### flow/run.sh
#!/bin/bash
# the make line also repeats each setting of config.mk as NAME=value (left out here)
make -C /OpenROAD-flow-scripts/flow DESIGN_CONFIG=/design/flow/config.mk WORK_HOME=/design/flow/orfs CLKGATE_MAP_FILE= finish
### flow/config.mk
export PLATFORM = sky130hd
export DESIGN_NAME = calculator
export DESIGN_NICKNAME = calculator
export VERILOG_FILES = /design/flow/design.v
export SDC_FILE = /design/flow/constraint.sdc
export NUM_CORES = 4
export LEC_CHECK = 0
export ABC_AREA = 1
export CAP_MARGIN = 20
export CELL_PAD_IN_SITES_DETAIL_PLACEMENT = 0
export CORE_MARGIN = 2
export CORE_UTILIZATION = 49
export MAX_ROUTING_LAYER = met5
export PLACE_DENSITY_LB_ADDON = 0.23
export SETUP_SLACK_MARGIN = 1.59
export SLEW_MARGIN = 25
### flow/constraint.sdc
create_clock -name core_clock -period 5.79 [get_ports {clk}]
set_input_delay 1.1580 -clock core_clock [delete_from_list [all_inputs] [get_ports {clk}]]
set_output_delay 1.1580 -clock core_clock [all_outputs]
set_load 0.01 [all_outputs]
### flow/design.v
module calculator(
	input newkey,
	input [4:0] keycode,
	input clk,
	input rst,
	output reg [19:0] x,
	output reg led							 
	);
	localparam PLUS = 1'd0;					 
	localparam TIMES = 1'd1;				 
	localparam CLEAR20 = 20'd0;				 
	localparam CLEAR2 = 2'd0;				 
	localparam CLEAR1 = 1'd0;				 
	reg [19:0] y;
	reg op;
	reg [19:0] nextX;
	reg [19:0] nextY;
	reg nextOp;
	reg nextLED;
	reg [2:0] select;
	wire [19:0] sum;
	wire [19:0] product;
	wire [19:0] result;
	wire [19:0] ovp;						 
	wire ovs;								 
	always @ (posedge clk)
		begin
			if (rst)
				begin
					x <= CLEAR20;
					y <= CLEAR20;
					op <= CLEAR1;
					led <= CLEAR1;
				end
			else
				begin
					x <= nextX;
					y <= nextY;
					op <= nextOp;
					led <= nextLED;
				end
		end
  always @ (select, x, y, op, led, result, ovp, ovs, keycode)
		case(select)
			3'd0:						 
				begin
              		nextX = x;
					nextY = y;
					nextOp = op;
					nextLED = led;
				end
			3'd1:						 
				begin
              		nextX = CLEAR20;
					nextY = x;
					nextOp = PLUS;
					nextLED = CLEAR1;
				end
			3'd2:						 
				begin
              		nextX = CLEAR20;
					nextY = x;
					nextOp = TIMES;
					nextLED = CLEAR1;
				end
			3'd3:						 
				begin
              		nextX = result;
					nextY = y;
					nextOp = op;
					nextLED = op ? (ovp != 0) : ovs;
				end	
			3'd4:						 
				begin
              		nextX = CLEAR20;
					nextY = CLEAR20;
					nextOp = CLEAR1;				 
					nextLED = CLEAR1;
				end
			3'd7:						 
				begin
              		nextX = {x[15:0],keycode[3:0]};	 
					nextY = y;
					nextOp = op;
					nextLED = CLEAR1;
				end
			default:					 
				begin
              		nextX = x;
					nextY = y;
					nextOp = op;
					nextLED = led;
				end
		endcase
	always @ (newkey, keycode)
		begin
			if(!newkey)	select <= 3'd0;				 
			else if(keycode[4]) select <= 3'd7;		 
			else select <= keycode[2:0];			 
		end
	assign result = op ? product : sum;				 
	assign {ovp, product} = x * y;					 
	assign {ovs, sum} = x + y;						 
endmodule	
==> metrics.yaml, run 1 <==
status: "finished with violations"
so_faults: "negative setup slack"
synth.avg_cell_area_sq_um: 7.02
layout.nets: 3188
hold-path-cell-count: 2
ys.flops: 42
aoi_share: 0.0534
required_ps: 5960
clock_latency_ps: 300
area_delta_synth_final_pct: 23.7
die_w_um: 192
xor_share: 0.0111
fp_util: 0.500
syn_inst: 2472
synth.top_cell.area_share: 0.371
yosysMostFrequentCell: "nand2_1"
pg_clk_uw: 306
fill_cells: 3137
ant_nets: 0
p_leak_nw: 11.9
post-route-util: 0.618
hold_start: "led$_SDFFE_PP0P_"
end_kind: "flop"
r2r_cells: 27
ys_async_sr_fraction: 0
period_minus_slack_ps: 6270
gp_congestion: 0.920
synthesis.nets: 2971
synthesis.area_sq_um: 17300
clkPwrFrac: 0.137
pin_count: 29
drc: 0
dp_cells: 3085
portBuffers: 28
num_vias: 16180
p_int_mw: 1.15
worst_hold_slack_ps: 509
ff_type: "dfxtp_1"
rows: 68
finClkSkew_ps: 13.5
cts.hold.buffers_added: 0
netlist_top_cells_area: "fa_1 (37%), nand2_1 (16%), inv_1 (15%), ha_1 (12%), dfxtp_1 (4.8%)"
yosysSeqAreaShare: 0.0485
fmax_mhz: 160
rsz0062_at_grt: "yes"
simple_gate_area_frac: 0.224
power_frac_comb: 0.696
crit_start: "x[15]$_SDFFE_PP0P_"
synthTopLogicFamily: "adder cells"
p_sw_mw: 1.08
whs_endpoint: "led$_SDFFE_PP0P_"
gr-usage-met1: 0.426
drt_iter0_drc: 1208
reg2reg_from: "x[15]$_SDFFE_PP0P_"
power_density_nw_per_um2: 104
wl_um: 55800
worst_pin_slew_ps: 1080
ys_types: 49
clockBufferDepth: 2
max_cap_violations: 0
power.group.top: "combinational logic"
cts_sinks: 42
common_cells: "nand2_1 (753), inv_1 (681), fa_1 (321), ha_1 (170), nor2_1 (121)"
ys_cells: 2472
edf_count: 0
finalHoldViolCount: 0
slew_violations: 0
grt_pass1_wl_um: 90100
antenna_found_initial: 0
viasPerCell: 5.14
slowest_stage: "fa_1"
maxSlewHeadroom: 0.277
finalInstanceArea_sq_um: 21400
fin_cells: 3145
path_clk_slew_ps: 80
grt_use_met2: 0.540
wl_per_cell_um: 17.8
crit_end: "led$_SDFFE_PP0P_"
finalPower_mw: 2.23
worst-path-max-fanout: 9
dpl-instance-area_sq_um: 19900
cts_tree: "done"
ir_drop_mv: 0.108
layout_worst_path_cycle_share: 1.08
ys_chip_area_sq_um: 17300
num_antenna_cells: 0
yosysTopAreaCell: "fa_1"
crit_top_cell: "fa_1"
grt_max_degree: 27
crit_type: "flop to flop"
synthMuxAreaShare: 0
grt_pass1_vias: 16922
cts_htree_levels: 2
hpwl_um: 46000
gr-total-overflow: 0
path_depth: 27
r2r_slack_ps: -480
start_kind: "flop"
setup_viol: 8
log.warning_count: 29
root_buffer: "clkbuf_16"
core_area_sq_um: 34700
cp_top_family: "adder cells"
die_h_um: 192
powerComb_mw: 1.55
worst_slack_ps: -477
rr_endpoint: "led$_SDFFE_PP0P_"
adder_share: 0.493
gr-usage-met3: 0.0301
numCtsBuffers: 5
critPathMaxStageDelay_ps: 560
gr-usage-all-layers: 0.316
worstPathArrival_ps: 6440
yosysWarnings: 1
hp-class: "flop to flop"
gr-max-usage-layer: "met2"
die_area_sq_um: 36900
first_pass_iters: 5
crit_buf_inv: 5
pwr-share-seq: 0.167
p_sw_frac: 0.485
pg_seq_uw: 374
-- final cells by class --
class	count	area, sq um	share of cell area
multi-input combinational	1650	14500	0.677
timing repair buffer	307	2720	0.127
inverter	683	2570	0.120
sequential	42	915	0.0426
tap	455	569	0.0265
clock buffer	5	125	0.00583
clock inverter	3	22.5	0.00105
-- what timing repair did --
action | CTS | global route
setup buffers | 30 | 22
setup endpoints to repair | 17 | 17
pin swaps | 45 | 82
gates resized | 129 | 151
-- per-layer routing --
layer	vias up	share of wire
met4	0	0.034
li1	7577	-
met1	7925	0.42
met5	-	0
met3	108	0.065
met2	570	0.48
-- through the flow --
step | worst slack (ps) | setup TNS, ps
after floorplan | 111 | 0
after global placement | -694 | -2620
after detailed placement | -712 | -3010
after CTS | -435 | -1580
after global routing | -702 | -3670
final | -477 | -1660
==> inputs of run 2 (changes only) <==
- ABC_AREA: 1 -> unset
- CELL_PAD_IN_SITES_DETAIL_PLACEMENT: 0 -> unset
- CORE_UTILIZATION: 49 -> 72
- CTS_CLUSTER_DIAMETER: unset -> 204
- CTS_CLUSTER_SIZE: unset -> 50
- MAX_ROUTING_LAYER: met5 -> unset
- PLACE_DENSITY_LB_ADDON: 0.23 -> 0.01
- SETUP_SLACK_MARGIN: 1.59 -> unset
- SLEW_MARGIN: 25 -> 20
- TNS_END_PERCENT: unset -> 5
- clock period: 5.79 -> 6.12 ns (I/O delays scaled with it)
==> metrics.yaml, run 2 <==
synthesis.nets: 2370  # was 2971
ys.flops: 42  # unchanged
slowest_stage: "fa_1"  # unchanged
required_ps: 6320  # was 5960 ps
core_area_sq_um: 22400  # was 34700 sq um
power.group.top: "combinational logic"  # unchanged
gr-usage-met1: 0.556  # was 0.426
p_int_uw: 931  # was 1.15 mW
p_sw_uw: 806  # was 1.08 mW
r2r_slack_ps: -730  # was -480 ps
crit_top_cell: "fa_1"  # unchanged
path_clk_slew_ps: 80  # about the same
gr-usage-all-layers: 0.439  # was 0.316
wl_per_cell_um: 22.5  # was 17.8 um
rsz0062_at_grt: "yes"  # unchanged
die_w_um: 155  # was 192 um
start_kind: "flop"  # unchanged
finClkSkew_ps: 14.0  # was 13.5 ps
yosysWarnings: 1  # unchanged
crit_type: "flop to flop"  # unchanged
grt_use_met2: 0.728  # was 0.540
num_antenna_cells: 0  # unchanged
grt_pass1_wl_um: 81100  # was 90100 um
crit_end: "led$_SDFFE_PP0P_"  # unchanged
portBuffers: 28  # unchanged
layout.nets: 2571  # was 3188
max_cap_violations: 0  # unchanged
cts_tree: "done"  # unchanged
gr-max-usage-layer: "met2"  # unchanged
rows: 55  # was 68
die_area_sq_um: 23900  # was 36900 sq um
viasPerCell: 6.33  # was 5.14
finalHoldViolCount: 0  # unchanged
simple_gate_area_frac: 0.181  # was 0.224
fmax_mhz: 146  # was 160 MHz
syn_inst: 1871  # was 2472
end_kind: "flop"  # unchanged
setup_viol: 7  # was 8
clock_latency_ps: 310  # was 300 ps
gr-total-overflow: 0  # unchanged
synth.avg_cell_area_sq_um: 8.74  # was 7.02 sq um
p_leak_nw: 9.14  # was 11.9 nW
grt_pass1_vias: 15576  # was 16922
whs_endpoint: "y[2]$_SDFFE_PP0P_"  # was led$_SDFFE_PP0P_
so_faults: "negative setup slack"  # unchanged
log.warning_count: 29  # unchanged
gp_congestion: 1.01  # was 0.920
synthTopLogicFamily: "adder cells"  # unchanged
xor_share: 0.0209  # was 0.0111
worst-path-max-fanout: 9  # unchanged
dpl-instance-area_sq_um: 18700  # was 19900 sq um
slew_violations: 0  # unchanged
ff_type: "dfxtp_1"  # unchanged
maxSlewHeadroom: 0.263  # was 0.277
ant_nets: 0  # unchanged
adder_share: 0.523  # was 0.493
synthesis.area_sq_um: 16300  # was 17300 sq um
period_minus_slack_ps: 6850  # was 6270 ps
ys_types: 81  # was 49
synth.top_cell.area_share: 0.393  # was 0.371
clkPwrFrac: 0.177  # was 0.137
grt_max_degree: 35  # was 27
drc: 0  # unchanged
crit_start: "y[2]$_SDFFE_PP0P_"  # was x[15]$_SDFFE_PP0P_
ys_async_sr_fraction: 0  # unchanged
finalPower_mw: 1.74  # was 2.23 mW
aoi_share: 0.115  # was 0.0534
die_h_um: 155  # was 192 um
pg_seq_uw: 338  # was 374 uW
yosysMostFrequentCell: "inv_1"  # was nand2_1
dp_cells: 2343  # was 3085
power_density_nw_per_um2: 90.2  # was 104 nW/um^2
hpwl_um: 42100  # was 46000 um
worstPathArrival_ps: 7050  # was 6440 ps
wl_um: 53000  # was 55800 um
r2r_cells: 23  # was 27
fin_cells: 2358  # was 3145
cts_sinks: 42  # unchanged
fp_util: 0.729  # was 0.500
synthMuxAreaShare: 0.00628  # was 0
gr-usage-met3: 0.0925  # was 0.0301
numCtsBuffers: 5  # unchanged
layout_worst_path_cycle_share: 1.12  # was 1.08
area_delta_synth_final_pct: 17.8  # was 23.7%
critPathMaxStageDelay_ps: 540  # was 560 ps
hp-class: "flop to flop"  # unchanged
worst_pin_slew_ps: 1100  # was 1080 ps
ir_drop_mv: 0.111  # was 0.108 mV
cts_htree_levels: 2  # unchanged
crit_chain: "and2_1, fa_1, fa_1, inv_1, fa_1, inv_1, fa_1, inv_1, fa_1, inv_1, fa_1, fa_1, ha_4, a21o_1, a31o_1, a21o_1, a2111o_1, buf_4, and4_2, nor3_2, nand4_1, nor4_4, a21oi_1"
yosysTopAreaCell: "fa_1"  # unchanged
pre_cts_slack_ps: -767  # was -712 ps
crit_buf_inv: 5  # unchanged
ys_chip_area_sq_um: 16300  # was 17300 sq um
hold-path-cell-count: 1  # was 2
worst_slack_ps: -727  # was -477 ps
pwr-share-seq: 0.195  # was 0.167
rr_endpoint: "led$_SDFFE_PP0P_"  # unchanged
yosysSeqAreaShare: 0.0514  # was 0.0485
netlist_top_cells_area: "fa_1 (39%), ha_1 (13%), and2_1 (8.3%), inv_1 (7.5%), dfxtp_1 (5.1%)"  # was fa_1 (37%), nand2_1 (16%), inv_1 (15%), ha_1 (12%), dfxtp_1 (4.8%)
drt_iter0_drc: 1510  # was 1208
common_cells: "inv_1 (326), fa_1 (321), nand2_1 (224), and2_1 (216), ha_1 (170)"  # was nand2_1 (753), inv_1 (681), fa_1 (321), ha_1 (170), nor2_1 (121)
ys_cells: 1871  # was 2472
finalInstanceArea_sq_um: 19300  # was 21400 sq um
num_vias: 14923  # was 16180
pg_clk_uw: 307  # was 306 uW
reg2reg_from: "y[2]$_SDFFE_PP0P_"  # was x[15]$_SDFFE_PP0P_
edf_count: 0  # unchanged
path_depth: 23  # was 27
powerComb_mw: 1.09  # was 1.55 mW
clockBufferDepth: 2  # unchanged
power_frac_comb: 0.629  # was 0.696
first_pass_iters: 6  # was 5
hold_start: "y[2]$_SDFFE_PP0P_"  # was led$_SDFFE_PP0P_
post-route-util: 0.858  # was 0.618
p_sw_frac: 0.464  # was 0.485
status: "finished with violations"  # unchanged
root_buffer: "clkbuf_16"  # unchanged
pin_count: 29  # unchanged
antenna_found_initial: 0  # unchanged
cp_top_family: "adder cells"  # unchanged
run 2: what timing repair did:
| item | CTS | global route |
|---|---|---|
| hold endpoints to repair | 0 | 0 |
| setup endpoints to repair | 9 | 10 |
| buffers inserted | 1 | 6 |
| pin swaps | 20 | 39 |
| hold buffers | 0 | 0 |
| resized | 38 | 57 |
run 2: cell type report:
type / instances / area, sq um
clock buffer: 6 / 139
clock inverter: 2 / 12.5
fill: 1237 / 3180
inverter: 326 / 1220
multi-input combinational: 1391 / 14100
sequential: 42 / 893
tap: 285 / 357
timing repair buffer: 306 / 2500
run 2: routing by layer:
layer  part of all wire  up-vias
li1                   -     6344
met1               0.35     7230
met2               0.48     1054
met3               0.11      295
met4              0.062        0
met5                  0        -
run 2: metrics by stage:
step | hold WS (ps) | TNS [ps]
6_report | 642 | -1440
2_1_floorplan | 521 | -529
3_3_place_gp | 648 | -1530
4_1_cts | 657 | -1090
3_5_place_dp | 658 | -2230
5_1_grt | 650 | -2920
==> inputs of run 3 (changes only) <==
- CORE_ASPECT_RATIO: unset -> 1.42
- CORE_UTILIZATION: 72 -> 66
- CTS_CLUSTER_DIAMETER: 204 -> 333
- CTS_CLUSTER_SIZE: 50 -> unset
- HOLD_SLACK_MARGIN: unset -> -0.09
- MAX_ROUTING_LAYER: unset -> met4
- MIN_ROUTING_LAYER: unset -> met1
- PLACE_DENSITY_LB_ADDON: 0.01 -> unset
- SETUP_SLACK_MARGIN: unset -> 1.73
- SLEW_MARGIN: 20 -> 15
- TNS_END_PERCENT: 5 -> 40
- clock period: 6.12 -> 7.13 ns (I/O delays scaled with it)
==> metrics.yaml, run 3 <==
common_cells: "inv_1 (326), fa_1 (321), nand2_1 (224), and2_1 (216), ha_1 (170)"  # unchanged
reg2reg_from: "x[12]$_SDFFE_PP0P_"  # was y[2]$_SDFFE_PP0P_
hp-class: "flop to flop"  # unchanged
ff_type: "dfxtp_1"  # unchanged
layout.nets: 2446  # was 2571
top_layer_used: "met4"  # unchanged
first_pass_iters: 8  # was 6
worst_hold_slack_ps: 540  # was 642 ps
wl_per_cell_um: 21.8  # was 22.5 um
cts_tree: "done"  # unchanged
grt_pass1_vias: 14799  # was 15576
rsz0062_at_grt: "yes"  # unchanged
fp_util: 0.672  # was 0.729
synth.top_cell.area_share: 0.393  # unchanged
grt_max_degree: 35  # unchanged
fill_cells: 1782  # was 1237
met1Wirelength_um: 17500  # was 18600 um
cts_sinks: 42  # unchanged
seqCellArea_sq_um: 925  # was 893 sq um
clock_latency_ps: 300  # was 310 ps
syn_inst: 1871  # unchanged
synthTopLogicFamily: "adder cells"  # unchanged
hold-path-cell-count: 2  # was 1
setup_viol: 0  # was 7
r2r_slack_ps: 380  # was -730 ps
pin_count: 29  # unchanged
critPathMaxStageDelay_ps: 560  # was 540 ps
rr_endpoint: "led$_SDFFE_PP0P_"  # unchanged
synthMuxAreaShare: 0.00628  # unchanged
power_density_nw_per_um2: 76.1  # was 90.2 nW/um^2
r2r_cells: 20  # was 23
portBuffers: 28  # unchanged
fin_cells: 2265  # was 2358
period_minus_slack_ps: 6750  # was 6850 ps
hpwl_um: 39200  # was 42100 um
pg_clk_uw: 243  # was 307 uW
comb_area_sq_um: 14300  # was 14100 sq um
drc: 0  # unchanged
synthesis.nets: 2370  # unchanged
powerComb_uw: 864  # was 1.09 mW
slew_violations: 0  # unchanged
power.group.top: "combinational logic"  # unchanged
viasPerCell: 6.16  # was 6.33
ir_drop_mv: 0.121  # was 0.111 mV
die_area_sq_um: 26100  # was 23900 sq um
yosysMostFrequentCell: "inv_1"  # unchanged
crit_end: "led$_SDFFE_PP0P_"  # unchanged
gr-total-overflow: 0  # unchanged
num_vias: 13953  # was 14923
p_leak_nw: 8.47  # was 9.14 nW
wl_met2_um: 24800  # was 25200 um
end_kind: "flop"  # unchanged
ant_nets: 0  # unchanged
yosysWarnings: 1  # unchanged
pg_seq_uw: 302  # was 338 uW
hold_start: "x[5]$_SDFFE_PP0P_"  # was y[2]$_SDFFE_PP0P_
simple_gate_area_frac: 0.181  # unchanged
fmax_mhz: 148  # was 146 MHz
gp_congestion: 0.973  # was 1.01
pwr-share-seq: 0.214  # was 0.195
path_depth: 20  # was 23
ys.flops: 42  # unchanged
worstPathArrival_ps: 6930  # was 7050 ps
slowest_stage: "fa_1"  # unchanged
yosysSeqAreaShare: 0.0514  # unchanged
crit_top_cell: "fa_1"  # unchanged
adder_share: 0.523  # unchanged
netlist_top_cells_area: "fa_1 (39%), ha_1 (13%), and2_1 (8.3%), inv_1 (7.5%), dfxtp_1 (5.1%)"  # unchanged
p_int_uw: 748  # was 931 uW
crit_type: "flop to flop"  # unchanged
clockBufferDepth: 2  # unchanged
crit_start: "x[12]$_SDFFE_PP0P_"  # was y[2]$_SDFFE_PP0P_
maxSlewHeadroom: 0.369  # was 0.263
ys_types: 81  # unchanged
root_buffer: "clkbuf_16"  # unchanged
synthesis.area_sq_um: 16300  # unchanged
dpl-instance-area_sq_um: 17500  # was 18700 sq um
max_cap_violations: 0  # unchanged
antenna_found_initial: 0  # unchanged
clkPwrFrac: 0.172  # was 0.177
crit_chain: "buf_4, buf_4, nand2_1, fa_1, fa_1, fa_1, fa_1, fa_1, inv_1, fa_1, ha_1, ha_1, a21oi_1, o21ai_1, a2111o_1, a31oi_2, xnor2_1, or4_4, nor4_2, a21oi_1"  # was and2_1, fa_1, fa_1, inv_1, fa_1, inv_1, fa_1, inv_1, fa_1, inv_1, fa_1, fa_1, ha_4, a21o_1, a31o_1, a21o_1, a2111o_1, buf_4, and4_2, nor3_2, nand4_1, nor4_4, a21oi_1
power_frac_comb: 0.613  # was 0.629
grt_pass1_wl_um: 78500  # was 81100 um
layout_worst_path_cycle_share: 0.947  # was 1.12
area_delta_synth_final_pct: 13.2  # was 17.8%
dp_cells: 2198  # was 2343
required_ps: 7310  # was 6320 ps
finalInstanceArea_sq_um: 18500  # was 19300 sq um
die_w_um: 136  # was 155 um
path_clk_slew_ps: 70  # was 80 ps
start_kind: "flop"  # unchanged
ys_chip_area_sq_um: 16300  # unchanged
die_h_um: 192  # was 155 um
ys_async_sr_fraction: 0  # unchanged
aoi_share: 0.115  # unchanged
yosysTopAreaCell: "fa_1"  # unchanged
synth.avg_cell_area_sq_um: 8.74  # unchanged
finalHoldViolCount: 0  # unchanged
log.warning_count: 31  # was 29
ys_cells: 1871  # unchanged
whs_endpoint: "x[5]$_SDFFE_PP0P_"  # was y[2]$_SDFFE_PP0P_
xor_share: 0.0209  # unchanged
cp_top_family: "adder cells"  # unchanged
worst_pin_slew_ps: 944  # was 1100 ps
rows: 68  # was 55
gr-usage-all-layers: 0.409  # was 0.439
cts_htree_levels: 2  # unchanged
crit_buf_inv: 3  # was 5
core_area_sq_um: 24300  # was 22400 sq um
worst-path-max-fanout: 15  # was 9
numCtsBuffers: 5  # unchanged
finClkSkew_ps: 6.46  # was 14.0 ps
drt_iter0_drc: 1179  # was 1510
status: "timing/DRC/antenna clean"  # was finished with violations
p_sw_frac: 0.469  # was 0.464
met3_length_um: 3200  # was 5880 um
wl_um: 49400  # was 53000 um
edf_count: 0  # unchanged
p_sw_uw: 662  # was 806 uW
## run 3: through the flow
step	setup slack, ps	TNS [ps]	util	power [mW]
floorplan	505	0	-	0.782
global placement	-21.6	-21.6	0.718	1.06
detailed placement	-21.2	-21.2	0.718	1.07
CTS	342	0	0.747	1.37
global route	192	0	0.760	1.49
finish	381	0	0.761	1.41
## run 3: per-layer routing
metal | global-route usage | vias to the layer above
met5 | - | -
met4 | 0.276 | 0
met3 | 0.0628 | 217
met2 | 0.671 | 630
met1 | 0.458 | 6997
li1 | - | 6109
## run 3: final cells by class
type,instances,share of cell area
clock buffers,5,0.00676
multi-input cells,1391,0.771
inverters,326,0.0661
diodes,2,0.000270
flip-flops and latches,42,0.0500
repair buffers,181,0.0834
clock inverters,3,0.00122
well taps,315,0.0213
## run 3: repair_timing
item                                    4_1_cts  5_1_grt
buffers inserted                             36       20
endpoints found under the setup margin       15       15
cloned                                        1        0
pin swaps                                    43       36
hold endpoints to repair                      0        0
resized                                      78       53
hold buffers                                  0        0
==> inputs of run 4 (changes only) <==
- CORE_UTILIZATION: 66 -> 72
- CTS_CLUSTER_DIAMETER: 333 -> 354
- CTS_CLUSTER_SIZE: unset -> 99
- PLACE_DENSITY: unset -> 0.42
- SETUP_SLACK_MARGIN: 1.73 -> 1.23
==> metrics.yaml, run 4 <==
worst_slack_ps: 222  # was 381 ps
finalHoldViolCount: 0  # unchanged
pg_seq_uw: 298  # was 302 uW
syn_inst: 1871  # unchanged
synthTopLogicFamily: "adder cells"  # unchanged
power_frac_comb: 0.616  # was 0.613
first_pass_iters: 7  # was 8
worst_pin_slew_ps: 995  # was 944 ps
dp_cells: 2182  # was 2198
crit_start: "x[9]$_SDFFE_PP0P_"  # was x[12]$_SDFFE_PP0P_
hold_start: "y[8]$_SDFFE_PP0P_"  # was x[5]$_SDFFE_PP0P_
hpwl_um: 38800  # was 39200 um
common_cells: "inv_1 (326), fa_1 (321), nand2_1 (224), and2_1 (216), ha_1 (170)"  # unchanged
p_int_uw: 735  # was 748 uW
drc: 0  # unchanged
rsz0062_at_grt: "yes"  # unchanged
synthesis.area_sq_um: 16300  # unchanged
gr-total-overflow: 0  # unchanged
p_sw_frac: 0.478  # was 0.469
core_area_sq_um: 22300  # was 24300 sq um
yosysWarnings: 1  # unchanged
whs_endpoint: "y[8]$_SDFFE_PP0P_"  # was x[5]$_SDFFE_PP0P_
cts_htree_levels: 2  # unchanged
crit_type: "flop to flop"  # unchanged
wl_per_cell_um: 22.7  # was 21.8 um
pg_clk_uw: 243  # about the same
numCtsBuffers: 5  # unchanged
worst-path-max-fanout: 6  # was 15
period_minus_slack_ps: 6910  # was 6750 ps
clkPwrFrac: 0.173  # was 0.172
yosysTopAreaCell: "fa_1"  # unchanged
power.group.top: "combinational logic"  # unchanged
antenna_found_initial: 1  # was 0
hp-class: "flop to flop"  # unchanged
finClkSkew_ps: 8.67  # was 6.46 ps
slowest_stage: "fa_1"  # unchanged
pre_cts_slack_ps: 25.2  # was -21.2 ps
layout_worst_path_cycle_share: 0.969  # was 0.947
finalInstanceArea_sq_um: 18400  # was 18500 sq um
status: "timing/DRC/antenna clean"  # unchanged
slew_violations: 0  # unchanged
cts_tree: "done"  # unchanged
max_cap_violations: 0  # unchanged
layout.nets: 2424  # was 2446
crit_chain: "and2_4, fa_1, fa_1, inv_1, fa_1, inv_1, fa_1, fa_1, fa_1, inv_1, fa_1, inv_2, ha_4, nand3_2, or4b_4, and3b_1, a21oi_2, mux2i_1, a211oi_2, or4_4, nor4_2, a21oi_1"  # was buf_4, buf_4, nand2_1, fa_1, fa_1, fa_1, fa_1, fa_1, inv_1, fa_1, ha_1, ha_1, a21oi_1, o21ai_1, a2111o_1, a31oi_2, xnor2_1, or4_4, nor4_2, a21oi_1
ys_async_sr_fraction: 0  # unchanged
powerComb_uw: 866  # was 864 uW
worstPathArrival_ps: 7100  # was 6930 ps
required_ps: 7320  # was 7310 ps
start_kind: "flop"  # unchanged
cp_top_family: "adder cells"  # unchanged
gr-usage-all-layers: 0.440  # was 0.409
r2r_cells: 22  # was 20
p_sw_uw: 672  # was 662 uW
setup_viol: 0  # unchanged
ir_drop_mv: 0.100  # was 0.121 mV
num_vias: 14187  # was 13953
fin_cells: 2229  # was 2265
critPathMaxStageDelay_ps: 660  # was 560 ps
path_clk_slew_ps: 70  # about the same
ys_types: 81  # unchanged
die_w_um: 130  # was 136 um
edf_count: 0  # unchanged
ys.flops: 42  # unchanged
ys_chip_area_sq_um: 16300  # unchanged
xor_share: 0.0209  # unchanged
grt_pass1_vias: 15103  # was 14799
adder_share: 0.523  # unchanged
cts_sinks: 42  # unchanged
log.warning_count: 31  # unchanged
ant_nets: 0  # unchanged
fin_setup_tns_ps: 0  # unchanged
power_density_nw_per_um2: 76.6  # was 76.1 nW/um^2
gp_congestion: 1.03  # was 0.973
netlist_top_cells_area: "fa_1 (39%), ha_1 (13%), and2_1 (8.3%), inv_1 (7.5%), dfxtp_1 (5.1%)"  # unchanged
area_delta_synth_final_pct: 12.5  # was 13.2%
ff_type: "dfxtp_1"  # unchanged
fmax_mhz: 145  # was 148 MHz
r2r_slack_ps: 220  # was 380 ps
rows: 65  # was 68
clock_latency_ps: 300  # about the same
maxSlewHeadroom: 0.334  # was 0.369
drt_iter0_drc: 1331  # was 1179
synthesis.nets: 2370  # unchanged
die_area_sq_um: 23900  # was 26100 sq um
simple_gate_area_frac: 0.181  # unchanged
path_depth: 22  # was 20
root_buffer: "clkbuf_16"  # unchanged
dpl-instance-area_sq_um: 17300  # was 17500 sq um
grt_pass1_wl_um: 77600  # was 78500 um
aoi_share: 0.115  # unchanged
synth.avg_cell_area_sq_um: 8.74  # unchanged
portBuffers: 28  # unchanged
die_h_um: 184  # was 192 um
crit_buf_inv: 4  # was 3
crit_end: "led$_SDFFE_PP0P_"  # unchanged
clockBufferDepth: 2  # unchanged
crit_top_cell: "fa_1"  # unchanged
ys_cells: 1871  # unchanged
reg2reg_from: "x[9]$_SDFFE_PP0P_"  # was x[12]$_SDFFE_PP0P_
yosysMostFrequentCell: "inv_1"  # unchanged
yosysSeqAreaShare: 0.0514  # unchanged
pin_count: 29  # unchanged
wl_um: 50600  # was 49400 um
synth.top_cell.area_share: 0.393  # unchanged
synthMuxAreaShare: 0.00628  # unchanged
grt_max_degree: 34  # was 35
fp_util: 0.733  # was 0.672
pwr-share-seq: 0.212  # was 0.214
hold-path-cell-count: 1  # was 2
rr_endpoint: "led$_SDFFE_PP0P_"  # unchanged
p_leak_nw: 8.39  # was 8.47 nW
end_kind: "flop"  # unchanged
viasPerCell: 6.36  # was 6.16
## run 4: cell type report
class | instances | area (sq um)
clock inverters | 3 | 22.5
flip-flops and latches | 42 | 921
multi-input cells | 1391 | 14300
clock buffers | 5 | 125
diodes | 2 | 5.00
well taps | 301 | 377
repair buffers | 159 | 1420
fillers | 1431 | 3900
inverters | 326 | 1220
## run 4: metrics by stage
stage          hold WS [ps]  power (mW)  utilization
6_report                632        1.41        0.825
5_1_grt                 644        1.48        0.825
4_1_cts                 645        1.33        0.802
3_5_place_dp            552        1.05        0.778
3_3_place_gp            539        1.03        0.778
2_1_floorplan           521       0.766            -
## run 4: routing by layer
layer,global-route usage,share of wire,vias to the layer above
met4,0.327,0.095,0
met5,-,0,-
li1,-,-,6058
met1,0.494,0.33,6935
met2,0.700,0.48,869
met3,0.0763,0.090,325
## run 4: repair_timing
action,4_1_cts,5_1_grt
gates cloned,1,0
setup buffers,17,19
gates resized,65,96
pin swaps,31,66
endpoints found under the setup margin,13,12
hold buffers,0,0
hold endpoints to repair,0,0
==> inputs of run 5 (changes only) <==
- CORE_ASPECT_RATIO: 1.42 -> unset
- CORE_MARGIN: 2 -> 3
- CORE_UTILIZATION: 72 -> 45
- CTS_CLUSTER_DIAMETER: 354 -> unset
- CTS_CLUSTER_SIZE: 99 -> 10
- HOLD_SLACK_MARGIN: -0.09 -> 0.17
- MIN_ROUTING_LAYER: met1 -> met2
- PLACE_DENSITY: 0.42 -> 0.74
- SETUP_SLACK_MARGIN: 1.23 -> 0.31
- SLEW_MARGIN: 15 -> 20
- TNS_END_PERCENT: 40 -> unset
- clock period: 7.13 -> 5.61 ns (I/O delays scaled with it)
==> metrics.yaml, run 5 <==
slowest_stage: "fa_1"  # unchanged
clkPwrFrac: 0.168  # was 0.173
critPathMaxStageDelay_ps: 620  # was 660 ps
powerComb_mw: 1.36  # was 866 uW
pin_count: 29  # unchanged
finalInstanceArea_sq_um: 20800  # was 18400 sq um
viasPerCell: 7.67  # was 6.36
whs_endpoint: "y[8]$_SDFFE_PP0P_"  # unchanged
rr_endpoint: "led$_SDFFE_PP0P_"  # unchanged
p_leak_nw: 9.56  # was 8.39 nW
ys_cells: 1871  # unchanged
r2r_cells: 21  # was 22
synth.avg_cell_area_sq_um: 8.74  # unchanged
numCtsBuffers: 5  # unchanged
die_h_um: 197  # was 184 um
crit_buf_inv: 4  # unchanged
crit_chain: "buf_4, buf_6, nand2_1, fa_1, fa_1, fa_1, fa_1, fa_1, fa_1, fa_1, inv_1, ha_1, buf_4, a21oi_1, o21ai_1, a2111o_1, a31oi_2, xnor2_1, or4_4, nor4_2, a21oi_1"  # was and2_4, fa_1, fa_1, inv_1, fa_1, inv_1, fa_1, fa_1, fa_1, inv_1, fa_1, inv_2, ha_4, nand3_2, or4b_4, and3b_1, a21oi_2, mux2i_1, a211oi_2, or4_4, nor4_2, a21oi_1
clockBufferDepth: 2  # unchanged
status: "finished with violations"  # was timing/DRC/antenna clean
ys_async_sr_fraction: 0  # unchanged
gr-usage-all-layers: 0.502  # was 0.440
crit_start: "x[13]$_SDFFE_PP0P_"  # was x[9]$_SDFFE_PP0P_
area_delta_synth_final_pct: 27.0  # was 12.5%
pre_cts_slack_ps: -1370  # was 25.2 ps
gr-total-overflow: 0  # unchanged
ant_nets: 0  # unchanged
ys.flops: 42  # unchanged
synthTopLogicFamily: "adder cells"  # unchanged
num_vias: 19997  # was 14187
die_area_sq_um: 38600  # was 23900 sq um
grt_max_degree: 35  # was 34
wl_um: 60100  # was 50600 um
simple_gate_area_frac: 0.181  # unchanged
maxSlewHeadroom: 0.344  # was 0.334
portBuffers: 28  # unchanged
fmax_mhz: 142  # was 145 MHz
finalHoldViolCount: 0  # unchanged
yosysTopAreaCell: "fa_1"  # unchanged
xor_share: 0.0209  # unchanged
first_pass_iters: 38  # was 7
ys_types: 81  # unchanged
p_sw_mw: 1.00  # was 672 uW
rsz0062_at_grt: "yes"  # unchanged
synthMuxAreaShare: 0.00628  # unchanged
pwr-share-seq: 0.176  # was 0.212
slew_violations: 0  # unchanged
worst_slack_ps: -1430  # was 222 ps
die_w_um: 197  # was 130 um
synthesis.area_sq_um: 16300  # unchanged
hpwl_um: 46600  # was 38800 um
power_frac_comb: 0.655  # was 0.616
fin_setup_tns_ps: -6390  # was 0 ps
crit_end: "led$_SDFFE_PP0P_"  # unchanged
ir_drop_mv: 0.106  # was 0.100 mV
layout_worst_path_cycle_share: 1.26  # was 0.969
ff_type: "dfxtp_1"  # unchanged
adder_share: 0.523  # unchanged
path_clk_slew_ps: 80  # was 70 ps
cts_htree_levels: 2  # unchanged
end_kind: "flop"  # unchanged
worst-path-max-fanout: 13  # was 6
layout.nets: 2640  # was 2424
max_cap_violations: 0  # unchanged
worst_pin_slew_ps: 983  # was 995 ps
core_area_sq_um: 35700  # was 22300 sq um
dp_cells: 2540  # was 2182
edf_count: 0  # unchanged
r2r_slack_ps: -1430  # was 220 ps
path_depth: 21  # was 22
wl_per_cell_um: 23.1  # was 22.7 um
syn_inst: 1871  # unchanged
worst_hold_slack_ps: 618  # was 632 ps
finClkSkew_ps: 11.7  # was 8.67 ps
fp_util: 0.458  # was 0.733
crit_type: "flop to flop"  # unchanged
hp-class: "flop to flop"  # unchanged
gp_congestion: 1.08  # was 1.03
common_cells: "inv_1 (326), fa_1 (321), nand2_1 (224), and2_1 (216), ha_1 (170)"  # unchanged
drc: 0  # unchanged
grt_pass1_vias: 23550  # was 15103
log.warning_count: 29  # was 31
antenna_found_initial: 0  # was 1
power.group.top: "combinational logic"  # unchanged
root_buffer: "clkbuf_16"  # unchanged
p_sw_frac: 0.483  # was 0.478
setup_viol: 13  # was 0
crit_top_cell: "fa_1"  # unchanged
power_density_nw_per_um2: 100  # was 76.6 nW/um^2
p_int_mw: 1.07  # was 735 uW
aoi_share: 0.115  # unchanged
period_minus_slack_ps: 7040  # was 6910 ps
hold_start: "y[8]$_SDFFE_PP0P_"  # unchanged
drt_iter0_drc: 4517  # was 1331
start_kind: "flop"  # unchanged
yosysMostFrequentCell: "inv_1"  # unchanged
reg2reg_from: "x[13]$_SDFFE_PP0P_"  # was x[9]$_SDFFE_PP0P_
pg_seq_uw: 366  # was 298 uW
ys_chip_area_sq_um: 16300  # unchanged
so_faults: "negative setup slack"
pg_clk_uw: 350  # was 243 uW
synthesis.nets: 2370  # unchanged
fin_cells: 2606  # was 2229
clock_latency_ps: 330  # was 300 ps
hold-path-cell-count: 1  # unchanged
post-route-util: 0.582  # was 0.825
finalPower_mw: 2.08  # was 1.41 mW
worstPathArrival_ps: 7260  # was 7100 ps
grt_pass1_wl_um: 95400  # was 77600 um
yosysWarnings: 1  # unchanged
cp_top_family: "adder cells"  # unchanged
rows: 69  # was 65
cts.hold.buffers_added: 0  # unchanged
synth.top_cell.area_share: 0.393  # unchanged
cts_tree: "done"  # unchanged
netlist_top_cells_area: "fa_1 (39%), ha_1 (13%), and2_1 (8.3%), inv_1 (7.5%), dfxtp_1 (5.1%)"  # unchanged
dpl-instance-area_sq_um: 19200  # was 17300 sq um
yosysSeqAreaShare: 0.0514  # unchanged
cts_sinks: 42  # unchanged
required_ps: 5830  # was 7320 ps
-- run 5: layer usage --
layer  part of all wire  track usage  up-vias
li1                   -            -     6457
met1                  0            -     7103
met2               0.47        0.582     5540
met3               0.40        0.625      897
met4               0.13        0.149        0
met5                  0            -        -
-- run 5: layout make-up --
| type | count | area (sq um) |
|---|---|---|
| diodes | 3 | 7.51 |
| clock buffers | 7 | 143 |
| clock inverters | 1 | 5.00 |
| fillers | 3133 | 14900 |
| inverters | 326 | 1220 |
| multi-input cells | 1391 | 14700 |
| flip-flops and latches | 42 | 930 |
| well taps | 461 | 577 |
| repair buffers | 375 | 3180 |
-- run 5: timing repair --
item                       CTS  global route
resized                    158           103
pin swaps                   71            74
gates cloned                 1             0
setup endpoints to repair   16            16
buffers inserted            34            20
==> inputs of run 6 (changes only) <==
- CAP_MARGIN: 20 -> 0
- CORE_ASPECT_RATIO: unset -> 0.54
- CORE_MARGIN: 3 -> 2
- CORE_UTILIZATION: 45 -> 72
- CTS_CLUSTER_DIAMETER: unset -> 311
- CTS_CLUSTER_SIZE: 10 -> 50
- HOLD_SLACK_MARGIN: 0.17 -> -0.09
- MIN_ROUTING_LAYER: met2 -> met1
- PLACE_DENSITY: 0.74 -> unset
- PLACE_DENSITY_LB_ADDON: unset -> 0.01
- SETUP_SLACK_MARGIN: 0.31 -> -0.31
- TNS_END_PERCENT: unset -> 40
- clock period: 5.61 -> 5.53 ns (I/O delays scaled with it)
==> metrics.yaml, run 6 <==
cts_tree: "done"  # unchanged
r2r_slack_ps: -1610  # was -1430 ps
yosysMostFrequentCell: "inv_1"  # unchanged
fp_util: 0.734  # was 0.458
grt_max_degree: 35  # unchanged
p_int_mw: 1.10  # was 1.07 mW
wl_per_cell_um: 27.4  # was 23.1 um
antenna_found_initial: 4  # was 0
ir_drop_mv: 0.122  # was 0.106 mV
hpwl_um: 48200  # was 46600 um
finalInstanceArea_sq_um: 19700  # was 20800 sq um
path_clk_slew_ps: 90  # was 80 ps
gr-max-usage-layer: "met2"  # was met3
rows: 40  # was 69
so_faults: "negative setup slack"  # unchanged
cts_sinks: 42  # unchanged
die_area_sq_um: 24000  # was 38600 sq um
synthesis.area_sq_um: 16300  # unchanged
portBuffers: 28  # unchanged
end_kind: "flop"  # unchanged
ys_async_sr_fraction: 0  # unchanged
numCtsBuffers: 5  # unchanged
crit_top_cell: "fa_1"  # unchanged
ys_chip_area_sq_um: 16300  # unchanged
ant_nets: 0  # unchanged
pwr-share-seq: 0.178  # was 0.176
p_sw_mw: 1.02  # was 1.00 mW
viasPerCell: 6.85  # was 7.67
r2r_cells: 24  # was 21
finClkSkew_ps: 10.2  # was 11.7 ps
max_cap_violations: 0  # unchanged
powerComb_mw: 1.35  # was 1.36 mW
area_delta_synth_final_pct: 20.5  # was 27.0%
hp-class: "flop to flop"  # unchanged
whs_endpoint: "led$_SDFFE_PP0P_"  # was y[8]$_SDFFE_PP0P_
critPathMaxStageDelay_ps: 650  # was 620 ps
common_cells: "inv_1 (326), fa_1 (321), nand2_1 (224), and2_1 (216), ha_1 (170)"  # unchanged
gr-total-overflow: 0  # unchanged
crit_start: "x[9]$_SDFFE_PP0P_"  # was x[13]$_SDFFE_PP0P_
core_area_sq_um: 22300  # was 35700 sq um
p_leak_nw: 9.29  # was 9.56 nW
p_sw_frac: 0.482  # was 0.483
dpl-instance-area_sq_um: 18900  # was 19200 sq um
num_vias: 16401  # was 19997
rsz0062_at_grt: "yes"  # unchanged
root_buffer: "clkbuf_16"  # unchanged
synth.top_cell.area_share: 0.393  # unchanged
reg2reg_from: "x[9]$_SDFFE_PP0P_"  # was x[13]$_SDFFE_PP0P_
pin_count: 29  # unchanged
layout.nets: 2592  # was 2640
grt_pass1_wl_um: 91100  # was 95400 um
worst_slack_ps: -1610  # was -1430 ps
ys_types: 81  # unchanged
clkPwrFrac: 0.189  # was 0.168
pg_seq_uw: 378  # was 366 uW
rr_endpoint: "led$_SDFFE_PP0P_"  # unchanged
clockBufferDepth: 2  # unchanged
grt_use_met2: 0.738  # was 0.582
crit_chain: "buf_6, buf_4, buf_4, and2_1, fa_1, inv_1, fa_1, fa_1, fa_1, fa_1, inv_1, fa_1, ha_1, ha_1, a21oi_1, o21ai_0, a211o_1, nor2_1, a31oi_1, buf_4, a21oi_2, nor4_1, o311a_1, a21oi_1"  # was buf_4, buf_6, nand2_1, fa_1, fa_1, fa_1, fa_1, fa_1, fa_1, fa_1, inv_1, ha_1, buf_4, a21oi_1, o21ai_1, a2111o_1, a31oi_2, xnor2_1, or4_4, nor4_2, a21oi_1
gp_congestion: 1.03  # was 1.08
netlist_top_cells_area: "fa_1 (39%), ha_1 (13%), and2_1 (8.3%), inv_1 (7.5%), dfxtp_1 (5.1%)"  # unchanged
fmax_mhz: 140  # was 142 MHz
gr-usage-met1: 0.672  # was 0
required_ps: 5780  # was 5830 ps
simple_gate_area_frac: 0.181  # unchanged
layout_worst_path_cycle_share: 1.29  # was 1.26
drt_iter0_drc: 2982  # was 4517
grt_pass1_vias: 16229  # was 23550
xor_share: 0.0209  # unchanged
finalHoldViolCount: 0  # unchanged
ys.flops: 42  # unchanged
ys_cells: 1871  # unchanged
yosysWarnings: 1  # unchanged
log.warning_count: 29  # unchanged
slowest_stage: "fa_1"  # unchanged
yosysTopAreaCell: "fa_1"  # unchanged
crit_type: "flop to flop"  # unchanged
wl_um: 65500  # was 60100 um
yosysSeqAreaShare: 0.0514  # unchanged
status: "finished with violations"  # unchanged
synth.avg_cell_area_sq_um: 8.74  # unchanged
path_depth: 24  # was 21
crit_buf_inv: 6  # was 4
worstPathArrival_ps: 7390  # was 7260 ps
power_density_nw_per_um2: 108  # was 100 nW/um^2
power.group.top: "combinational logic"  # unchanged
die_w_um: 209  # was 197 um
setup_viol: 14  # was 13
hold_start: "led$_SDFFE_PP0P_"  # was y[8]$_SDFFE_PP0P_
cp_top_family: "adder cells"  # unchanged
worst-path-max-fanout: 10  # was 13
pg_clk_uw: 402  # was 350 uW
power_frac_comb: 0.633  # was 0.655
period_minus_slack_ps: 7140  # was 7040 ps
adder_share: 0.523  # unchanged
finalPower_mw: 2.13  # was 2.08 mW
first_pass_iters: 9  # was 38
synthTopLogicFamily: "adder cells"  # unchanged
edf_count: 0  # unchanged
clock_latency_ps: 320  # was 330 ps
die_h_um: 115  # was 197 um
hold-path-cell-count: 3  # was 1
cts_htree_levels: 2  # unchanged
worst_hold_slack_ps: 696  # was 618 ps
gr-usage-met3: 0.246  # was 0.625
post-route-util: 0.885  # was 0.582
gr-usage-all-layers: 0.526  # was 0.502
crit_end: "led$_SDFFE_PP0P_"  # unchanged
worst_pin_slew_ps: 1280  # was 983 ps
slew_violations: 0  # unchanged
drc: 0  # unchanged
synthesis.nets: 2370  # unchanged
maxSlewHeadroom: 0.143  # was 0.344
syn_inst: 1871  # unchanged
ff_type: "dfxtp_1"  # unchanged
start_kind: "flop"  # unchanged
aoi_share: 0.115  # unchanged
synthMuxAreaShare: 0.00628  # unchanged
==> run 6: what timing repair did <==
| action | in CTS | in global routing |
|---|---|---|
| resized | 59 | 81 |
| pin swaps | 21 | 37 |
| hold endpoints to repair | 0 | 0 |
| hold buffers | 0 | 0 |
| endpoints found under the setup margin | 12 | 13 |
| setup buffers | 5 | 9 |
==> run 6: per-layer routing <==
layer | vias to the layer above | part of all wire | wire (um)
met2 | 1722 | 0.40 | 25900
met4 | 0 | 0.066 | 4340
met5 | - | 0 | 0
li1 | 6387 | - | -
met1 | 7733 | 0.35 | 23200
met3 | 559 | 0.18 | 12100
==> run 6: cell type report <==
type,instances,area (sq um)
well taps,294,368
clock inverters,3,45.0
fillers,958,2570
multi-input cells,1391,14300
inverters,326,1220
flip-flops and latches,42,893
clock buffers,5,125
repair buffers,327,2720
diodes,6,15.0
==> run 6: metrics by stage <==
step	std cells	setup WS [ps]	setup TNS, ps
after CTS	2383	-1290	-7130
after floorplan	1871	-1120	-2870
after global routing	2393	-1730	-10970
final	2394	-1610	-10130
after detailed placement	2370	-1450	-9540
after global placement	2370	-1310	-8320
==> inputs of run 7 (changes only) <==
- CAP_MARGIN: 0 -> 20
- CELL_PAD_IN_SITES_GLOBAL_PLACEMENT: unset -> 2
- CORE_ASPECT_RATIO: 0.54 -> 0.5
- CORE_UTILIZATION: 72 -> 29
- CTS_CLUSTER_DIAMETER: 311 -> 307
- CTS_CLUSTER_SIZE: 50 -> 98
- HOLD_SLACK_MARGIN: -0.09 -> -0.07
- MAX_ROUTING_LAYER: met4 -> unset
- MIN_ROUTING_LAYER: met1 -> unset
- PLACE_DENSITY_LB_ADDON: 0.01 -> 0.05
- SETUP_SLACK_MARGIN: -0.31 -> unset
- TNS_END_PERCENT: 40 -> 15
- clock period: 5.53 -> 10.0 ns (I/O delays scaled with it)
==> metrics.yaml, run 7 <==
status: "timing/DRC/antenna clean"  # was finished with violations
comb_area_sq_um: 13800  # was 14300 sq um
common_cells: "inv_1 (326), fa_1 (321), nand2_1 (224), and2_1 (216), ha_1 (170)"  # unchanged
pg_clk_uw: 211  # was 402 uW
crit_start: "x[6]$_SDFFE_PP0P_"  # was x[9]$_SDFFE_PP0P_
clockBufferDepth: 2  # unchanged
fp_util: 0.294  # was 0.734
edf_count: 0  # unchanged
r2r_slack_ps: 1860  # was -1610 ps
p_sw_uw: 482  # was 1.02 mW
ff_type: "dfxtp_1"  # unchanged
finClkSkew_ps: 9.81  # was 10.2 ps
synthesis.nets: 2370  # unchanged
die_area_sq_um: 58400  # was 24000 sq um
synthMuxAreaShare: 0.00628  # unchanged
pwr-share-seq: 0.239  # was 0.178
yosysMostFrequentCell: "inv_1"  # unchanged
powerComb_uw: 529  # was 1.35 mW
numCtsBuffers: 5  # unchanged
hpwl_um: 50300  # was 48200 um
cts.hold.buffers_added: 0  # unchanged
required_ps: 10200  # was 5780 ps
cts-resized-gates: 0  # was 59
root_buffer: "clkbuf_16"  # unchanged
slew_violations: 0  # unchanged
worst-path-max-fanout: 16  # was 10
drc: 0  # unchanged
ys_chip_area_sq_um: 16300  # unchanged
drt_iter0_drc: 829  # was 2982
start_kind: "flop"  # unchanged
path_clk_slew_ps: 80  # was 90 ps
ys_async_sr_fraction: 0  # unchanged
log.warning_count: 26  # was 29
pin_count: 29  # unchanged
crit_chain: "ha_1, inv_1, fa_1, inv_1, fa_1, inv_1, fa_1, inv_1, fa_1, fa_1, fa_1, inv_1, fa_1, inv_1, ha_1, nand3_1, or4b_1, and3b_1, a21oi_1, mux2i_1, a211oi_1, or4_4, nor4_2, a21oi_1"  # was buf_6, buf_4, buf_4, and2_1, fa_1, inv_1, fa_1, fa_1, fa_1, fa_1, inv_1, fa_1, ha_1, ha_1, a21oi_1, o21ai_0, a211o_1, nor2_1, a31oi_1, buf_4, a21oi_2, nor4_1, o311a_1, a21oi_1
cts_htree_levels: 2  # unchanged
clkPwrFrac: 0.217  # was 0.189
post-route-util: 0.316  # was 0.885
viasPerCell: 5.02  # was 6.85
crit_top_cell: "fa_1"  # unchanged
fill_cells: 5892  # was 958
synthTopLogicFamily: "adder cells"  # unchanged
pg_seq_uw: 233  # was 378 uW
gr-usage-all-layers: 0.220  # was 0.526
wl_per_cell_um: 24.1  # was 27.4 um
xor_share: 0.0209  # unchanged
grt_pass1_vias: 14132  # was 16229
clock_latency_ps: 320  # about the same
hold-path-cell-count: 2  # was 3
layout_worst_path_cycle_share: 0.814  # was 1.29
wl_um: 62500  # was 65500 um
setup_viol: 0  # was 14
worst_pin_slew_ps: 1130  # was 1280 ps
whs_endpoint: "x[0]$_SDFFE_PP0P_"  # was led$_SDFFE_PP0P_
period_minus_slack_ps: 8140  # was 7140 ps
synth.top_cell.area_share: 0.393  # unchanged
reg2reg_from: "x[6]$_SDFFE_PP0P_"  # was x[9]$_SDFFE_PP0P_
finalPower_uw: 972  # was 2.13 mW
num_vias: 13021  # was 16401
power.group.top: "combinational logic"  # unchanged
aoi_share: 0.115  # unchanged
crit_type: "flop to flop"  # unchanged
max_cap_violations: 0  # unchanged
end_kind: "flop"  # unchanged
cp_top_family: "adder cells"  # unchanged
cts_tree: "done"  # unchanged
die_h_um: 172  # was 115 um
yosysWarnings: 1  # unchanged
netlist_top_cells_area: "fa_1 (39%), ha_1 (13%), and2_1 (8.3%), inv_1 (7.5%), dfxtp_1 (5.1%)"  # unchanged
syn_inst: 1871  # unchanged
crit_end: "led$_SDFFE_PP0P_"  # unchanged
finalHoldViolCount: 0  # unchanged
seqCellArea_sq_um: 843  # was 893 sq um
yosysSeqAreaShare: 0.0514  # unchanged
slowest_stage: "dfxtp_1"  # was fa_1
hold_start: "x[0]$_SDFFE_PP0P_"  # was led$_SDFFE_PP0P_
grt_max_degree: 34  # was 35
ir_drop_mv: 0.0484  # was 0.122 mV
hp-class: "flop to flop"  # unchanged
crit_buf_inv: 6  # unchanged
ant_nets: 0  # unchanged
antenna_found_initial: 1  # was 4
layout.nets: 2332  # was 2592
adder_share: 0.523  # unchanged
rsz0062_at_grt: "no"  # was yes
cts_sinks: 42  # unchanged
synthesis.area_sq_um: 16300  # unchanged
path_depth: 24  # unchanged
first_pass_iters: 5  # was 9
area_delta_synth_final_pct: 7.69  # was 20.5%
yosysTopAreaCell: "fa_1"  # unchanged
ys.flops: 42  # unchanged
rows: 61  # was 40
maxSlewHeadroom: 0.246  # was 0.143
core_area_sq_um: 55600  # was 22300 sq um
fmax_mhz: 123  # was 140 MHz
p_sw_frac: 0.495  # was 0.482
gr-total-overflow: 0  # unchanged
gp_congestion: 0.867  # was 1.03
p_int_uw: 490  # was 1.10 mW
rr_endpoint: "led$_SDFFE_PP0P_"  # unchanged
grt_pass1_wl_um: 94100  # was 91100 um
die_w_um: 340  # was 209 um
portBuffers: 28  # unchanged
critPathMaxStageDelay_ps: 1070  # was 650 ps
ys_cells: 1871  # unchanged
synth.avg_cell_area_sq_um: 8.74  # unchanged
ys_types: 81  # unchanged
power_frac_comb: 0.544  # was 0.633
fin_setup_tns_ps: 0  # was -10130 ps
simple_gate_area_frac: 0.181  # unchanged
r2r_cells: 24  # unchanged
power_density_nw_per_um2: 55.2  # was 108 nW/um^2
worstPathArrival_ps: 8340  # was 7390 ps
cts_setup_buffers: 0  # was 5
p_leak_nw: 7.84  # was 9.29 nW
## run 7: cell type report
class / count / area share
Sequential cell: 42 / 0.0479
Inverter: 326 / 0.0695
Antenna cell: 2 / 0.000284
Multi-Input combinational cell: 1391 / 0.787
Clock buffer: 7 / 0.00753
Timing Repair Buffer: 67 / 0.0326
Clock inverter: 1 / 0.00171
Tap cell: 756 / 0.0537
## run 7: stage by stage
step,instances,cell area (sq um),setup WS (ps),hold slack (ps)
2_1_floorplan,1871,16300,3100,535
3_3_place_gp,2582,17400,2010,515
3_5_place_dp,2582,17400,2000,522
4_1_cts,2590,17600,1960,543
5_1_grt,2590,17600,1580,581
6_report,2592,17600,1860,551
## run 7: layer usage
layer	part of all wire	wire (um)	GRT usage
met1	0.52	32400	0.333
met2	0.43	26800	0.340
met3	0.038	2360	0.0264
met4	0.013	810	0.0339
met5	0	0	0
==> inputs of run 8 (changes only) <==
- ABC_AREA: unset -> 1
- CAP_MARGIN: 20 -> 40
- CELL_PAD_IN_SITES_GLOBAL_PLACEMENT: 2 -> 1
- CORE_ASPECT_RATIO: 0.5 -> unset
- CORE_UTILIZATION: 29 -> 42
- CTS_CLUSTER_DIAMETER: 307 -> 274
- CTS_CLUSTER_SIZE: 98 -> unset
- GPL_ROUTABILITY_DRIVEN: unset -> 0
- GPL_TIMING_DRIVEN: unset -> 0
- HOLD_SLACK_MARGIN: -0.07 -> unset
- MAX_ROUTING_LAYER: unset -> met5
- PLACE_DENSITY: unset -> 0.47
- PLACE_DENSITY_LB_ADDON: 0.05 -> unset
- SETUP_SLACK_MARGIN: unset -> 0.87
- TNS_END_PERCENT: 15 -> unset
- clock period: 10.0 -> 6.83 ns (I/O delays scaled with it)
==> metrics.yaml, run 8 <==
yosysWarnings: 1  # unchanged
slowest_stage: "fa_2"  # was dfxtp_1
gr-total-overflow: 0  # unchanged
whs_endpoint: "led$_SDFFE_PP0P_"  # was x[0]$_SDFFE_PP0P_
ys.flops: 42  # unchanged
synthesis.nets: 2971  # was 2370
synthMuxAreaShare: 0  # was 0.00628
grt_max_degree: 14  # was 34
worst_slack_ps: 286  # was 1860 ps
gr-usage-met1: 0.399  # was 0.333
yosysMostFrequentCell: "nand2_1"  # was inv_1
ys_cells: 2472  # was 1871
grt_pass1_vias: 15705  # was 14132
critPathMaxStageDelay_ps: 620  # was 1070 ps
p_leak_nw: 11.1  # was 7.84 nW
ys_async_sr_fraction: 0  # unchanged
max_cap_violations: 0  # unchanged
area_delta_synth_final_pct: 15.0  # was 7.69%
finClkSkew_ps: 9.28  # was 9.81 ps
fp_util: 0.425  # was 0.294
pin_count: 29  # unchanged
ant_nets: 0  # unchanged
die_area_sq_um: 42900  # was 58400 sq um
rr_endpoint: "led$_SDFFE_PP0P_"  # unchanged
pg_clk_uw: 282  # was 211 uW
cts_htree_levels: 2  # unchanged
wl_um: 62200  # was 62500 um
die_h_um: 207  # was 172 um
reg2reg_from: "x[2]$_SDFFE_PP0P_"  # was x[6]$_SDFFE_PP0P_
hp-class: "flop to flop"  # unchanged
r2r_slack_ps: 290  # was 1860 ps
grt_pass1_wl_um: 95100  # was 94100 um
core_area_sq_um: 40800  # was 55600 sq um
log.warning_count: 30  # was 26
clockBufferDepth: 2  # unchanged
layout.nets: 3053  # was 2332
adder_share: 0.493  # was 0.523
crit_buf_inv: 4  # was 6
xor_share: 0.0111  # was 0.0209
die_w_um: 207  # was 340 um
power.group.top: "combinational logic"  # unchanged
rsz0062_at_grt: "yes"  # was no
pg_seq_uw: 304  # was 233 uW
clock_latency_ps: 300  # was 320 ps
syn_inst: 2472  # was 1871
path_clk_slew_ps: 70  # was 80 ps
drc: 0  # unchanged
dpl-instance-area_sq_um: 18500  # was 17400 sq um
fmax_mhz: 153  # was 123 MHz
finalInstanceArea_sq_um: 19900  # was 17600 sq um
crit_top_cell: "nand2_1"  # was fa_1
fill_cells: 4287  # was 5892
simple_gate_area_frac: 0.224  # was 0.181
period_minus_slack_ps: 6540  # was 8140 ps
crit_start: "x[2]$_SDFFE_PP0P_"  # was x[6]$_SDFFE_PP0P_
num_vias: 15365  # was 13021
layout_worst_path_cycle_share: 0.958  # was 0.814
ys_types: 49  # was 81
worstPathArrival_ps: 6710  # was 8340 ps
start_kind: "flop"  # unchanged
setup_viol: 0  # unchanged
root_buffer: "clkbuf_16"  # unchanged
ff_type: "dfxtp_1"  # unchanged
drt_iter0_drc: 1083  # was 829
r2r_cells: 27  # was 24
p_sw_frac: 0.503  # was 0.495
crit_type: "flop to flop"  # unchanged
wl_per_cell_um: 20.2  # was 24.1 um
first_pass_iters: 5  # unchanged
gr-usage-all-layers: 0.296  # was 0.220
synthesis.area_sq_um: 17300  # was 16300 sq um
portBuffers: 27  # was 28
ys_chip_area_sq_um: 17300  # was 16300 sq um
yosysTopAreaCell: "fa_1"  # unchanged
synth.avg_cell_area_sq_um: 7.02  # was 8.74 sq um
gr-usage-met3: 0.0453  # was 0.0264
grt_use_met2: 0.499  # was 0.340
maxSlewHeadroom: 0.498  # was 0.246
numCtsBuffers: 5  # unchanged
path_depth: 27  # was 24
cts_sinks: 42  # unchanged
synthTopLogicFamily: "adder cells"  # unchanged
hold-path-cell-count: 2  # unchanged
hpwl_um: 53500  # was 50300 um
edf_count: 0  # unchanged
p_int_uw: 893  # was 490 uW
slew_violations: 0  # unchanged
worst_hold_slack_ps: 515  # was 551 ps
power_density_nw_per_um2: 90.1  # was 55.2 nW/um^2
common_cells: "nand2_1 (753), inv_1 (681), fa_1 (321), ha_1 (170), nor2_1 (121)"  # was inv_1 (326), fa_1 (321), nand2_1 (224), and2_1 (216), ha_1 (170)
pre_cts_slack_ps: -603  # was 2000 ps
synth.top_cell.area_share: 0.371  # was 0.393
netlist_top_cells_area: "fa_1 (37%), nand2_1 (16%), inv_1 (15%), ha_1 (12%), dfxtp_1 (4.8%)"  # was fa_1 (39%), ha_1 (13%), and2_1 (8.3%), inv_1 (7.5%), dfxtp_1 (5.1%)
viasPerCell: 4.98  # was 5.02
gr-max-usage-layer: "met2"  # unchanged
worst-path-max-fanout: 10  # was 16
yosysSeqAreaShare: 0.0485  # was 0.0514
powerComb_mw: 1.21  # was 529 uW
p_sw_uw: 903  # was 482 uW
crit_end: "led$_SDFFE_PP0P_"  # unchanged
clkPwrFrac: 0.157  # was 0.217
end_kind: "flop"  # unchanged
num_antenna_cells: 0  # was 2
finalHoldViolCount: 0  # unchanged
aoi_share: 0.0534  # was 0.115
pwr-share-seq: 0.169  # was 0.239
status: "timing/DRC/antenna clean"  # unchanged
antenna_found_initial: 1  # unchanged
power_frac_comb: 0.674  # was 0.544
hold_start: "led$_SDFFE_PP0P_"  # was x[0]$_SDFFE_PP0P_
cts_tree: "done"  # unchanged
cp_top_family: "adder cells"  # unchanged
cts.hold.buffers_added: 0  # unchanged
worst_pin_slew_ps: 753  # was 1130 ps
required_ps: 6990  # was 10200 ps
rows: 74  # was 61
ir_drop_mv: 0.0949  # was 0.0484 mV
## run 8: metrics by stage
stage,cells,total power [mW],TNS (ps),utilization
4_1_cts,3074,1.76,0,0.480
2_1_floorplan,2472,0.908,0,-
3_3_place_gp,3031,1.32,-1020,0.448
5_1_grt,3087,1.92,0,0.488
3_5_place_dp,3047,1.34,-888,0.453
6_report,3087,1.80,0,0.488
## run 8: metal layers
layer | share of wire | wire [um] | up-vias
li1 | - | - | 7306
met1 | 0.43 | 26900 | 7545
met2 | 0.48 | 29700 | 436
met3 | 0.064 | 4010 | 76
met4 | 0.027 | 1660 | 2
met5 | 0.00021 | 13 | -
## run 8: layout make-up
| class | count | area [sq um] | share of cell area |
|---|---|---|---|
| buffer | 97 | 893 | 0.0448 |
| clock buffer | 5 | 125 | 0.00627 |
| clock inverter | 3 | 40.0 | 0.00201 |
| inverter | 683 | 2570 | 0.129 |
| multi-input combinational | 1650 | 14000 | 0.703 |
| sequential | 42 | 887 | 0.0445 |
| tap | 532 | 666 | 0.0334 |
| timing repair buffer | 75 | 746 | 0.0374 |
## run 8: timing repair
item / in CTS / in global routing
endpoints found under the setup margin: 12 / 12
setup buffers: 19 / 13
gates resized: 257 / 105
pin swaps: 42 / 43
gates cloned: 0 / 0
==> inputs of run 9 (changes only) <==
- ABC_AREA: 1 -> 0
- CAP_MARGIN: 40 -> 20
- CELL_PAD_IN_SITES_GLOBAL_PLACEMENT: 1 -> unset
- CORE_UTILIZATION: 42 -> 59
- CTS_CLUSTER_DIAMETER: 274 -> 371
- CTS_CLUSTER_SIZE: unset -> 100
- GPL_ROUTABILITY_DRIVEN: 0 -> unset
- GPL_TIMING_DRIVEN: 0 -> unset
- MAX_ROUTING_LAYER: met5 -> unset
- PLACE_DENSITY: 0.47 -> 0.36
- SETUP_SLACK_MARGIN: 0.87 -> unset
- TNS_END_PERCENT: unset -> 5
- clock period: 6.83 -> 6.51 ns (I/O delays scaled with it)
==> metrics.yaml, run 9 <==
ys_types: 81  # was 49
die_w_um: 170  # was 207 um
first_pass_iters: 5  # unchanged
period_minus_slack_ps: 6770  # was 6540 ps
comb_area_sq_um: 14000  # about the same
p_leak_nw: 8.86  # was 11.1 nW
met1Wirelength_um: 20200  # was 26900 um
max_cap_violations: 0  # unchanged
path_depth: 22  # was 27
edf_count: 0  # unchanged
end_kind: "flop"  # unchanged
reg2reg_from: "x[13]$_SDFFE_PP0P_"  # was x[2]$_SDFFE_PP0P_
synthesis.area_sq_um: 16300  # was 17300 sq um
viasPerCell: 5.76  # was 4.98
gr-usage-all-layers: 0.355  # was 0.296
p_sw_frac: 0.466  # was 0.503
xor_share: 0.0209  # was 0.0111
simple_gate_area_frac: 0.181  # was 0.224
wl_um: 49000  # was 62200 um
pg_clk_uw: 283  # was 282 uW
pwr-share-seq: 0.203  # was 0.169
grt_pass1_vias: 14593  # was 15705
p_int_uw: 828  # was 893 uW
crit_top_cell: "fa_1"  # was nand2_1
clockBufferDepth: 2  # unchanged
wl_met2_um: 24000  # was 29700 um
cts_sinks: 42  # unchanged
log.warning_count: 31  # was 30
maxSlewHeadroom: 0.252  # was 0.498
status: "finished with violations"  # was timing/DRC/antenna clean
aoi_share: 0.115  # was 0.0534
setup_viol: 1  # was 0
synthTopLogicFamily: "adder cells"  # unchanged
ff_type: "dfxtp_1"  # unchanged
slew_violations: 0  # unchanged
grt_max_degree: 35  # was 14
drc: 0  # unchanged
crit_start: "x[13]$_SDFFE_PP0P_"  # was x[2]$_SDFFE_PP0P_
ys_async_sr_fraction: 0  # unchanged
rows: 60  # was 74
netlist_top_cells_area: "fa_1 (39%), ha_1 (13%), and2_1 (8.3%), inv_1 (7.5%), dfxtp_1 (5.1%)"  # was fa_1 (37%), nand2_1 (16%), inv_1 (15%), ha_1 (12%), dfxtp_1 (4.8%)
pre_cts_slack_ps: -408  # was -603 ps
core_area_sq_um: 27100  # was 40800 sq um
start_kind: "flop"  # unchanged
met3_length_um: 3300  # was 4010 um
synthMuxAreaShare: 0.00628  # was 0
adder_share: 0.523  # was 0.493
whs_endpoint: "y[7]$_SDFFE_PP0P_"  # was led$_SDFFE_PP0P_
power_density_nw_per_um2: 82.4  # was 90.1 nW/um^2
finalPower_mw: 1.55  # was 1.80 mW
wl_per_cell_um: 20.4  # was 20.2 um
fp_util: 0.603  # was 0.425
finalHoldViolCount: 0  # unchanged
hold_start: "y[7]$_SDFFE_PP0P_"  # was led$_SDFFE_PP0P_
power.group.top: "combinational logic"  # unchanged
crit_buf_inv: 4  # unchanged
portBuffers: 28  # was 27
yosysWarnings: 1  # unchanged
synth.top_cell.area_share: 0.393  # was 0.371
ys_cells: 1871  # was 2472
worst_pin_slew_ps: 1120  # was 753 ps
layout.nets: 2527  # was 3053
yosysMostFrequentCell: "inv_1"  # was nand2_1
seqCellArea_sq_um: 883  # was 887 sq um
worst-path-max-fanout: 9  # was 10
worstPathArrival_ps: 6960  # was 6710 ps
numCtsBuffers: 5  # unchanged
cts_htree_levels: 2  # unchanged
fmax_mhz: 148  # was 153 MHz
area_delta_synth_final_pct: 15.0  # about the same
power_frac_comb: 0.614  # was 0.674
r2r_cells: 22  # was 27
drt_iter0_drc: 995  # was 1083
yosysTopAreaCell: "fa_1"  # unchanged
required_ps: 6700  # was 6990 ps
crit_chain: "and2_1, fa_1, fa_1, inv_1, fa_1, inv_1, fa_1, fa_1, fa_1, inv_2, fa_1, inv_1, ha_1, nand3_1, or4b_4, and3b_1, a21oi_2, mux2i_1, a211oi_1, or4_4, nor4_2, a21oi_1"
die_h_um: 170  # was 207 um
layout_worst_path_cycle_share: 1.04  # was 0.958
antenna_found_initial: 0  # was 1
yosysSeqAreaShare: 0.0514  # was 0.0485
finClkSkew_ps: 8.88  # was 9.28 ps
so_faults: "negative setup slack"
pin_count: 29  # unchanged
hold-path-cell-count: 1  # was 2
finalInstanceArea_sq_um: 18800  # was 19900 sq um
rr_endpoint: "led$_SDFFE_PP0P_"  # unchanged
ant_nets: 0  # unchanged
clock_latency_ps: 300  # about the same
slowest_stage: "fa_1"  # was fa_2
cp_top_family: "adder cells"  # unchanged
die_area_sq_um: 29000  # was 42900 sq um
syn_inst: 1871  # was 2472
hpwl_um: 40900  # was 53500 um
path_clk_slew_ps: 80  # was 70 ps
hp-class: "flop to flop"  # unchanged
fill_cells: 2234  # was 4287
dpl-instance-area_sq_um: 18500  # about the same
powerComb_uw: 951  # was 1.21 mW
ir_drop_mv: 0.0897  # was 0.0949 mV
pg_seq_uw: 315  # was 304 uW
worst_slack_ps: -262  # was 286 ps
top_layer_used: "met4"  # was met5
run 9: metrics by stage:
step / utilization / std cells / hold slack [ps]
after floorplan: - / 1871 / 521
after global placement: 0.682 / 2393 / 650
after detailed placement: 0.682 / 2393 / 655
after CTS: 0.689 / 2401 / 658
after global routing: 0.693 / 2401 / 635
final: 0.693 / 2401 / 626
run 9: final cells by class:
cell class	instances	share of cell area
clock inverter	3	0.00126
tap	372	0.0248
multi-input combinational	1391	0.744
inverter	326	0.0651
clock buffer	5	0.00666
sequential	42	0.0470
timing repair buffer	262	0.111
run 9: metal layers:
layer / track usage / up-vias
met3: 0.0428 / 92
met1: 0.475 / 6948
met4: 0.109 / 0
li1: - / 6263
met2: 0.607 / 526
met5: 0 / -
run 9: timing repair:
item                                    CTS  global route
pin swaps                                 4             5
gates cloned                              0             0
endpoints found under the setup margin    2             5
gates resized                            21            30
endpoints found under the hold margin     0             0
setup buffers                             0             0
Power figures rest on the tool's default switching activity, not on a simulated workload.
